Design dct_4x4_core, start of the top module:
module dct_4x4_core (
    input          clk,
    input          reset,
    input          i_valid,
    output         i_ready,
    input  [255:0] i_data,
    output         o_valid,
    input          o_ready,
    output [255:0] o_data
);
    dct_4x4 #(
        .PERF_OPT_ROW(1),
        .PERF_OPT_COL(1)
    ) u_dct_4x4 (
        .clk    (clk),
        .reset  (reset),
        .i_valid(i_valid),
        .i_ready(i_ready),
        .i_data (i_data),
        .o_valid(o_valid),
        .o_ready(o_ready),
        .o_data (o_data)
    );
endmodule
Settings: LEC_CHECK=0, ABC_AREA=1, CAP_MARGIN=20, CELL_PAD_IN_SITES_DETAIL_PLACEMENT=1, CELL_PAD_IN_SITES_GLOBAL_PLACEMENT=3, CORE_MARGIN=2, CORE_UTILIZATION=34, CTS_CLUSTER_DIAMETER=55, CTS_CLUSTER_SIZE=69, HOLD_SLACK_MARGIN=0.25, MAX_ROUTING_LAYER=met4, MIN_ROUTING_LAYER=met2, PLACE_DENSITY_LB_ADDON=0.28, SETUP_SLACK_MARGIN=0.34, SLEW_MARGIN=0; clock period 4.0 ns.
run.sh (not shown) runs the stock make flow with config.mk's settings and CLKGATE_MAP_FILE=.
The starting point finished clean.
==> next run, changes <==
ABC_AREA = not set   (was 1)
CELL_PAD_IN_SITES_DETAIL_PLACEMENT = not set   (was 1)
CELL_PAD_IN_SITES_GLOBAL_PLACEMENT = not set   (was 3)
CORE_UTILIZATION = 72   (was 34)
CTS_CLUSTER_DIAMETER = 102   (was 55)
CTS_CLUSTER_SIZE = not set   (was 69)
HOLD_SLACK_MARGIN = not set   (was 0.25)
MIN_ROUTING_LAYER = not set   (was met2)
PLACE_DENSITY_LB_ADDON = not set   (was 0.28)
SETUP_SLACK_MARGIN = not set   (was 0.34)
SLEW_MARGIN = 20   (was 0)
clock period = 3.93 ns   (was 4.0 ns; I/O delays follow)
=> The changed run finished with setup timing left; routed wire length drops by 22%; core utilization is higher by 42 points; worst setup slack is worse by 0.57 ns; die size fell by 55%.
==> next run, changes <==
CORE_UTILIZATION = 9   (was 72)
CTS_CLUSTER_DIAMETER = not set   (was 102)
MAX_ROUTING_LAYER = not set   (was met4)
PLACE_DENSITY = 0.6   (was not set)
clock period = 6.05 ns   (was 3.93 ns; I/O delays follow)
What happened:
- The changed run completed with no timing, DRC or antenna violations
- via count fell by roughly a tenth
- die size went up to 7.9 times its value
- worst setup slack gets better by 1.3 ns
- sequential share of layout area falls by 2.0 points
- first-iteration DRC count falls by well over a third
- critical path depth shrinks by 15
- routed wire length went up by a quarter to a third
- design area rose by roughly a tenth
- area after synthesis does not change
- non-clock buffer count went down by 352
==> next run, changes <==
CORE_UTILIZATION = 72   (was 9)
CTS_CLUSTER_DIAMETER = 27   (was not set)
SETUP_SLACK_MARGIN = 1.11   (was not set)
clock period = 3.76 ns   (was 6.05 ns; I/O delays follow)
After rerunning:
- The changed run did not get past 5_1_grt with GRT-0228
- synthesized area stays the same
- synthesized cell count does not change
- die area came out lower by about 90%

* * *

Setup of lane 1:
Starting RTL as in the previous note.
==> flow/design.v (excerpt) <==
module dct_4x4_core (
    input          clk,
    input          reset,
    input          i_valid,
    output         i_ready,
    input  [255:0] i_data,
    output         o_valid,
    input          o_ready,
    output [255:0] o_data
);
Settings: LEC_CHECK=0, CAP_MARGIN=20, CELL_PAD_IN_SITES_DETAIL_PLACEMENT=1, CORE_ASPECT_RATIO=1.39, CORE_MARGIN=9, CORE_UTILIZATION=71, CTS_CLUSTER_DIAMETER=78, CTS_CLUSTER_SIZE=49, GPL_ROUTABILITY_DRIVEN=0, GPL_TIMING_DRIVEN=0, HOLD_SLACK_MARGIN=0.15, MIN_ROUTING_LAYER=met1, PLACE_DENSITY_LB_ADDON=0.17, SETUP_SLACK_MARGIN=1.54, SLEW_MARGIN=20, TNS_END_PERCENT=65; clock period 6.7 ns.
Flow for lane 1 halted at detailed placement (3_5_place_dp), error code DPL-0033.
Input-level comparison between lane 2 and lane 1:
Settings: CTS_CLUSTER_DIAMETER removed (was 78); PLACE_DENSITY_LB_ADDON changed from 0.17 to 0.02; GPL_TIMING_DRIVEN removed (was 0); CORE_ASPECT_RATIO removed (was 1.39); CORE_UTILIZATION changed from 71 to 40; MIN_ROUTING_LAYER changed from met1 to met2; HOLD_SLACK_MARGIN removed (was 0.15); SETUP_SLACK_MARGIN removed (was 1.54).
[summary]
Lane 2 reached the final stage; the timing, design-rule and antenna checks on its layout passed.
~same I/O pin total in lane 2 and lane 1
Diff lane 1..lane 2 | post-synthesis sequential area ratio | unchanged
Comparing die area for lane 2 and lane 1, the bigger number came from lane 2.
